Design MOTOR_TOP, start of the top module:
module MOTOR_TOP#(   
    parameter C_AXI_ID_WIDTH       = 4,         
    parameter C_AXI_ADDR_WIDTH     = 16,        
    parameter C_AXI_DATA_WIDTH     = 64,        
    parameter C_AXI_NBURST_SUPPORT = 1'b0,      
    parameter C_AXI_BURST_TYPE     = 2'b00,     
    parameter WATCH_DOG_WIDTH      = 12,         
    parameter C_ADDR_SUMOFFSET     =   32'h0000_1000,
    parameter C_ADDR_MOTOR2ETH     =   32'h0000_0000,       
    parameter C_ADDR_ETH2MOTOR     =   32'hE000_0000    
)(    
    input                               sys_clk,
    input                               sys_rst,
   	output                            	saxi_wready,  
   	input [C_AXI_ID_WIDTH-1:0]        	saxi_wid,     
   	input [C_AXI_ADDR_WIDTH-1:0]      	saxi_waddr,   
   	input [7:0]                       	saxi_wlen,    
   	input [2:0]                       	saxi_wsize,   
   	input [1:0]                       	saxi_wburst,  
   	input [1:0]                       	saxi_wlock,   
   	input [3:0]                       	saxi_wcache,  
   	input [2:0]                       	saxi_wprot,   
   	input                             	saxi_wvalid,  
   	output                            	saxi_wd_wready,   
   	input [C_AXI_DATA_WIDTH-1:0]      	saxi_wd_wdata,     
   	input [C_AXI_DATA_WIDTH/8-1:0]    	saxi_wd_wstrb,     
   	input                             	saxi_wd_wlast,     
   	input                             	saxi_wd_wvalid,    
   	output  [C_AXI_ID_WIDTH-1:0]      	saxi_wb_bid,      
   	output  [1:0]                     	saxi_wb_bresp,    
  ...
For scale: about 2,100 cells after synthesis, ~350 flip-flops, about 500 I/O pins.
make LEC_CHECK=0 CAP_MARGIN=0 CORE_MARGIN=2 CORE_UTILIZATION=72 CTS_CLUSTER_DIAMETER=217 CTS_CLUSTER_SIZE=14 GPL_ROUTABILITY_DRIVEN=0 HOLD_SLACK_MARGIN=0.29 PLACE_DENSITY_LB_ADDON=0.25 SETUP_SLACK_MARGIN=0.62 SLEW_MARGIN=40 finish   # period 4.82 ns
run.sh (not shown) runs the stock make flow with config.mk's settings and CLKGATE_MAP_FILE=.
Then changed:
==> flow/config.mk (replaced) <==
export PLATFORM = sky130hd
export DESIGN_NAME = MOTOR_TOP
export DESIGN_NICKNAME = MOTOR_TOP
export VERILOG_FILES = /design/flow/design.v
export SDC_FILE = /design/flow/constraint.sdc
export NUM_CORES = 4
export LEC_CHECK = 0
export CAP_MARGIN = 20
export CORE_MARGIN = 2
export CORE_UTILIZATION = 72
export CTS_CLUSTER_SIZE = 99
export SLEW_MARGIN = 20
==> flow/constraint.sdc (replaced) <==
create_clock -name core_clock -period 13.4 [get_ports {sys_clk}]
set_input_delay 2.6800 -clock core_clock [delete_from_list [all_inputs] [get_ports {sys_clk}]]
set_output_delay 2.6800 -clock core_clock [all_outputs]
set_load 0.01 [all_outputs]
Result:
- area after synthesis does not change
- global-route usage shrinks by 3.6 points
- worst setup slack gets better by 2.2 ns
- synthesized cell count is unchanged
- hold slack is about the same
- flip-flop count stays the same
Then changed:
--- a/flow/config.mk
+++ b/flow/config.mk
@@ -9,4 +9,4 @@
 export CORE_MARGIN = 2
-export CORE_UTILIZATION = 72
-export CTS_CLUSTER_SIZE = 99
+export CORE_UTILIZATION = 40
+export SETUP_SLACK_MARGIN = -0.02
 export SLEW_MARGIN = 20
==> flow/constraint.sdc (replaced) <==
create_clock -name core_clock -period 8.67 [get_ports {sys_clk}]
set_input_delay 1.7340 -clock core_clock [delete_from_list [all_inputs] [get_ports {sys_clk}]]
set_output_delay 1.7340 -clock core_clock [all_outputs]
set_load 0.01 [all_outputs]
Result: The changed run finished with timing, DRC and antenna clean; utilization fell by 35 points; design area increases by 2.0%; final cell count rose by 11%; setup slack got worse by 1.5 ns; power increases by 58%; synthesized cell count is unchanged; register-to-register slack is worse by 2.4 ns.

MOTOR_TOP again, from the RTL that the note above started with.
Design MOTOR_TOP, start of the top module:
module MOTOR_TOP#(   
    parameter C_AXI_ID_WIDTH       = 4,         
    parameter C_AXI_ADDR_WIDTH     = 16,        
    parameter C_AXI_DATA_WIDTH     = 64,        
    parameter C_AXI_NBURST_SUPPORT = 1'b0,      
    parameter C_AXI_BURST_TYPE     = 2'b00,     
    parameter WATCH_DOG_WIDTH      = 12,         
    parameter C_ADDR_SUMOFFSET     =   32'h0000_1000,
    parameter C_ADDR_MOTOR2ETH     =   32'h0000_0000,       
    parameter C_ADDR_ETH2MOTOR     =   32'hE000_0000    
)(    
    input                               sys_clk,
    input                               sys_rst,
   	output                            	saxi_wready,  
   	input [C_AXI_ID_WIDTH-1:0]        	saxi_wid,     
   	input [C_AXI_ADDR_WIDTH-1:0]      	saxi_waddr,   
   	input [7:0]                       	saxi_wlen,    
   	input [2:0]                       	saxi_wsize,   
   	input [1:0]                       	saxi_wburst,  
   	input [1:0]                       	saxi_wlock,   
   	input [3:0]                       	saxi_wcache,  
   	input [2:0]                       	saxi_wprot,   
   	input                             	saxi_wvalid,  
   	output                            	saxi_wd_wready,   
   	input [C_AXI_DATA_WIDTH-1:0]      	saxi_wd_wdata,     
   	input [C_AXI_DATA_WIDTH/8-1:0]    	saxi_wd_wstrb,     
   	input                             	saxi_wd_wlast,     
   	input                             	saxi_wd_wvalid,    
  ...
Settings: LEC_CHECK=0, ABC_AREA=1, CAP_MARGIN=20, CELL_PAD_IN_SITES_DETAIL_PLACEMENT=2, CORE_MARGIN=2, CORE_UTILIZATION=40, GPL_ROUTABILITY_DRIVEN=0, MIN_ROUTING_LAYER=met1, SETUP_SLACK_MARGIN=-0.96, SLEW_MARGIN=20; clock period 9.95 ns.
The first run passed the timing, DRC and antenna checks.
==> next run, changes <==
Settings changed: ABC_AREA 1 to unset, CELL_PAD_IN_SITES_DETAIL_PLACEMENT 2 to unset, GPL_ROUTABILITY_DRIVEN 0 to unset, MIN_ROUTING_LAYER met1 to unset, SETUP_SLACK_MARGIN -0.96 to unset.
Clock period 9.95 ns to 10.0 ns, I/O delays scaled along.
After rerunning: The new run completed with no timing, DRC or antenna violations. Core utilization is higher by 0.60 points. Setup slack gets better by 0.014 ns. Cell count drops by 17%.
==> next run, changes <==
Settings changed: CORE_UTILIZATION 40 to 58.
Clock period 10.0 ns to 5.04 ns, I/O delays scaled along.
Effect: The new run passed the timing, DRC and antenna checks. Routed wire length went down by 1.4%. First-iteration DRC count is lower by 3.6%. Clock skew increases by 0.0078 ns.
==> next run, changes <==
Settings changed: CORE_UTILIZATION 58 to 54.
Clock period 5.04 ns to 9.95 ns, I/O delays scaled along.
Effect:
- first-iteration DRC count hardly moves
- synthesized cell count stays the same
- routed wire length hardly moves
- via count drops by 1.6%
- power drops by 49%
- global-route usage drops by 1.7 points
==> next run, changes <==
Settings changed: CORE_UTILIZATION 54 to 65, CTS_CLUSTER_DIAMETER set to 217.
Clock period 9.95 ns to 6.33 ns, I/O delays scaled along.
Result: The changed run completed with no timing, DRC or antenna violations; final cell count came out lower by a few percent; register-to-register slack gets worse by 2.3 ns; final area came out lower slightly; worst setup slack gets worse by 1.1 ns; non-clock buffer count came out lower by 1; flip-flop count is unchanged; wire length came out lower by a few percent; first-iteration DRC count came out higher by a quarter to a third; combinational power came out higher by well over a third; clock-buffer cell count came out lower by 6; core utilization came out higher by 12 points.

Setup of v4:
Starting RTL as in the previous note.
Settings: LEC_CHECK=0, ABC_AREA=1, CAP_MARGIN=20, CORE_ASPECT_RATIO=0.97, CORE_MARGIN=9, CORE_UTILIZATION=56, CTS_CLUSTER_SIZE=91, GPL_ROUTABILITY_DRIVEN=1, HOLD_SLACK_MARGIN=-0.06, MAX_ROUTING_LAYER=met5, MIN_ROUTING_LAYER=met2, PLACE_DENSITY_LB_ADDON=0.27, SETUP_SLACK_MARGIN=1.8, SLEW_MARGIN=0; clock period 7.2 ns.
v4 completed; timing, DRC and antenna clean
Input-level comparison between v31 and v4:
==> flow/config.mk <==
export PLATFORM = sky130hd
export DESIGN_NAME = MOTOR_TOP
export DESIGN_NICKNAME = MOTOR_TOP
export VERILOG_FILES = /design/flow/design.v
export SDC_FILE = /design/flow/constraint.sdc
export NUM_CORES = 4
export LEC_CHECK = 0
export CAP_MARGIN = 20
export CORE_MARGIN = 2
export CORE_UTILIZATION = 23
export SLEW_MARGIN = 20
==> flow/constraint.sdc <==
create_clock -name core_clock -period 8.67 [get_ports {sys_clk}]
set_input_delay 1.7340 -clock core_clock [delete_from_list [all_inputs] [get_ports {sys_clk}]]
set_output_delay 1.7340 -clock core_clock [all_outputs]
set_load 0.01 [all_outputs]
--- outcome ---
Side by side, worst hold slack turned out higher in v31 than in v4.
Taking v4 as the reference, in v31 slew at the pin closest to its max-slew limit lost 0.098 ns; post-route core utilization moved down; clock power now sits lower.
Inputs modified between v31 and v15:
--- a/flow/config.mk
+++ b/flow/config.mk
@@ -8,4 +8,4 @@
 export CAP_MARGIN = 20
 export CORE_MARGIN = 2
-export CORE_UTILIZATION = 23
+export CORE_UTILIZATION = 40
 export SLEW_MARGIN = 20
==> flow/constraint.sdc <==
create_clock -name core_clock -period 5.62 [get_ports {sys_clk}]
set_input_delay 1.1240 -clock core_clock [delete_from_list [all_inputs] [get_ports {sys_clk}]]
set_output_delay 1.1240 -clock core_clock [all_outputs]
set_load 0.01 [all_outputs]
==> comparison <==
- Diff v31 -> v15 | setup slack | decrease of 0.63 ns
- Diff v31 -> v15 | core utilization | increase of 19 points
- Going from v31 to v15, number of cells in the design after placement has decreased; relative slew slack shows a reduction of 6.7 points.
- v15 vs. v31: well tap count went down, synthesized cell count held, count of inserted antenna diode cells has remained practically unchanged.
- Global-route usage over all layers ended up 7.7 points higher on v15 than on v31.
- From v31 to v15, post-route DRC violation count did not move at all.
- Between v15 and v31, it is v15 whose wire length after detailed routing is lower, by 4200 um.

Starting RTL as in the previous note.
export LEC_CHECK = 0
export CAP_MARGIN = 20
export CORE_ASPECT_RATIO = 0.88
export CORE_MARGIN = 2
export CORE_UTILIZATION = 72
export CTS_CLUSTER_DIAMETER = 29
export CTS_CLUSTER_SIZE = 95
export PLACE_DENSITY_LB_ADDON = 0.3
export SETUP_SLACK_MARGIN = 0.73
export SLEW_MARGIN = 20
export TNS_END_PERCENT = 5
create_clock -name core_clock -period 5.04 [get_ports {sys_clk}]
Next try:
==> flow/config.mk (replaced) <==
export PLATFORM = sky130hd
export DESIGN_NAME = MOTOR_TOP
export DESIGN_NICKNAME = MOTOR_TOP
export VERILOG_FILES = /design/flow/design.v
export SDC_FILE = /design/flow/constraint.sdc
export NUM_CORES = 4
export LEC_CHECK = 0
export CAP_MARGIN = 40
export CORE_MARGIN = 2
export CORE_UTILIZATION = 72
export CTS_CLUSTER_SIZE = 13
export HOLD_SLACK_MARGIN = -0.06
export PLACE_DENSITY_LB_ADDON = 0.24
export SETUP_SLACK_MARGIN = 0.72
export SLEW_MARGIN = 40
The new run completed with no timing, DRC or antenna violations.
Via count decreases by 6.5%.
Critical path depth drops by 13.
Sequential power stays flat.
Wire length went down by 11%.
Clock power goes down by 36%.
Die area hardly moves.
Power came out lower by 21%.
Global-route usage is lower by 3.6 points.
Design area decreases by 2.6%.
Worst setup slack improves by 0.31 ns.
Synthesized cell count does not change.
Next try:
==> flow/config.mk (replaced) <==
export PLATFORM = sky130hd
export DESIGN_NAME = MOTOR_TOP
export DESIGN_NICKNAME = MOTOR_TOP
export VERILOG_FILES = /design/flow/design.v
export SDC_FILE = /design/flow/constraint.sdc
export NUM_CORES = 4
export LEC_CHECK = 0
export ABC_AREA = 0
export CAP_MARGIN = 20
export CORE_MARGIN = 2
export CORE_UTILIZATION = 72
export CTS_CLUSTER_SIZE = 99
export SLEW_MARGIN = 20
==> flow/constraint.sdc (replaced) <==
create_clock -name core_clock -period 11.5 [get_ports {sys_clk}]
set_input_delay 2.3000 -clock core_clock [delete_from_list [all_inputs] [get_ports {sys_clk}]]
set_output_delay 2.3000 -clock core_clock [all_outputs]
set_load 0.01 [all_outputs]
Outcome: The new run ran to the end with no violations; die size stays the same; register-to-register slack gains 3.6 ns; wire length came out lower by a few percent; setup slack improves by 1.4 ns; clock-buffer cell count came out lower by 1; sequential power fell by well over a third; via count came out lower by a few percent.
Next try:
--- a/flow/config.mk
+++ b/flow/config.mk
@@ -6,8 +6,8 @@
 export NUM_CORES = 4
 export LEC_CHECK = 0
-export ABC_AREA = 0
 export CAP_MARGIN = 20
 export CORE_MARGIN = 2
-export CORE_UTILIZATION = 72
-export CTS_CLUSTER_SIZE = 99
+export CORE_UTILIZATION = 40
+export MIN_ROUTING_LAYER = met2
+export SETUP_SLACK_MARGIN = -0.86
 export SLEW_MARGIN = 20
==> flow/constraint.sdc (replaced) <==
create_clock -name core_clock -period 10.0 [get_ports {sys_clk}]
set_input_delay 2.0000 -clock core_clock [delete_from_list [all_inputs] [get_ports {sys_clk}]]
set_output_delay 2.0000 -clock core_clock [all_outputs]
set_load 0.01 [all_outputs]
What happened: Worst setup slack loses 0.52 ns; area after synthesis is unchanged; hold slack barely changes; cell area came out higher by 2.3%; critical path depth stays the same; register-to-register slack loses 0.84 ns; global-route usage came out lower by 2.6 points; via count came out higher by 32%; first-iteration DRC count came out higher by 110%; die size came out higher by 78%.
Next try:
--- a/flow/config.mk
+++ b/flow/config.mk
@@ -8,6 +8,4 @@
 export CAP_MARGIN = 20
 export CORE_MARGIN = 2
-export CORE_UTILIZATION = 40
-export MIN_ROUTING_LAYER = met2
-export SETUP_SLACK_MARGIN = -0.86
+export CORE_UTILIZATION = 17
 export SLEW_MARGIN = 20
==> flow/constraint.sdc (replaced) <==
create_clock -name core_clock -period 14.8 [get_ports {sys_clk}]
set_input_delay 2.9600 -clock core_clock [delete_from_list [all_inputs] [get_ports {sys_clk}]]
set_output_delay 2.9600 -clock core_clock [all_outputs]
set_load 0.01 [all_outputs]
Outcome:
- The new run finished clean
- power went down by 33%
- clock-buffer cell count went up by 6
- cell count went up by 28%
- synthesized area stays the same
- sequential share of layout area went down by 1.5 points
- non-clock buffer count went down by 2
- design area went up by 4.9%

MOTOR_TOP again, from the RTL that the note above started with.
clock: 4.82 ns
lec_check: 0
abc_area: 1
cap_margin: 0
core_aspect_ratio: 0.92
core_margin: 2
core_utilization: 72
cts_cluster_diameter: 42
cts_cluster_size: 16
gpl_routability_driven: 1
hold_slack_margin: -0.09
min_routing_layer: met1
place_density: 0.36
setup_slack_margin: 0.65
slew_margin: 25
tns_end_percent: 5
Change:
ABC_AREA = default   (was 1)
CORE_ASPECT_RATIO = default   (was 0.92)
CTS_CLUSTER_DIAMETER = 217   (was 42)
CTS_CLUSTER_SIZE = 14   (was 16)
GPL_ROUTABILITY_DRIVEN = default   (was 1)
HOLD_SLACK_MARGIN = 0.29   (was -0.09)
MIN_ROUTING_LAYER = default   (was met1)
PLACE_DENSITY = default   (was 0.36)
PLACE_DENSITY_LB_ADDON = 0.25   (was default)
SETUP_SLACK_MARGIN = 0.69   (was 0.65)
SLEW_MARGIN = 40   (was 25)
TNS_END_PERCENT = default   (was 5)
Count of clock-buffer cells in the layout is lower by 1; utilization is higher by 1.0 points; synthesized area is lower by 6.5%.
Change:
ABC_AREA = 1   (was default)
CORE_ASPECT_RATIO = 0.92   (was default)
CTS_CLUSTER_DIAMETER = 42   (was 217)
CTS_CLUSTER_SIZE = 16   (was 14)
GPL_ROUTABILITY_DRIVEN = 1   (was default)
HOLD_SLACK_MARGIN = default   (was 0.29)
MIN_ROUTING_LAYER = met1   (was default)
PLACE_DENSITY = 0.82   (was default)
PLACE_DENSITY_LB_ADDON = default   (was 0.25)
SETUP_SLACK_MARGIN = 0.65   (was 0.69)
SLEW_MARGIN = 25   (was 40)
TNS_END_PERCENT = 5   (was default)
What happened:
- count of clock-buffer cells in the layout rises by 1
- power rises by 28%
- setup slack gains 65 ps
- via count rises by 19%
- register-to-register slack gains 240 ps
- first-iteration DRC count rises by 31%
- cell area rises by 4.7%
- wire length rises by 16%
- global-route usage rises by 4.0 points
- synthesized cell count rises by 26%
Change:
ABC_AREA = default   (was 1)
CAP_MARGIN = 20   (was 0)
CORE_ASPECT_RATIO = 1.45   (was 0.92)
CTS_CLUSTER_DIAMETER = default   (was 42)
PLACE_DENSITY = default   (was 0.82)
SLEW_MARGIN = 20   (was 25)
TNS_END_PERCENT = default   (was 5)
clock period = 5.0 ns   (was 4.82 ns; I/O delays follow)
Result:
- synthesized area drops by 6.5%
- combinational power drops by 71%
- worst setup slack is worse by 24 ps
- non-clock buffer count came out higher by 40
- cell area went down by 4.4%
- via count is lower by 16%
- synthesized cell count goes down by 21%
- die size goes down by 6.3%
- worst hold slack gets better by 30 ps
Change:
CORE_UTILIZATION = 33   (was 72)
PLACE_DENSITY_LB_ADDON = 0.27   (was default)
clock period = 7.2 ns   (was 5.0 ns; I/O delays follow)
=> The new run finished with timing, DRC and antenna clean. Synthesized area stays the same. Sequential cell count stays the same. Cell count climbs by 15%. Wire length is higher by 3.3%. Total power falls by 26%. Clock-buffer cell count rose by 13. Sequential share of layout area fell by 0.26 points. Die size is higher by 110%.
Change:
CORE_ASPECT_RATIO = 1.74   (was 1.45)
CORE_MARGIN = 4   (was 2)
CORE_UTILIZATION = 56   (was 33)
HOLD_SLACK_MARGIN = -0.06   (was default)
After rerunning: Design area shrinks by 2.6%; global-route usage grows by 7.5 points; worst setup slack degrades by 52 ps; area after synthesis is unchanged.
Power is estimated from default activity; no workload was simulated.
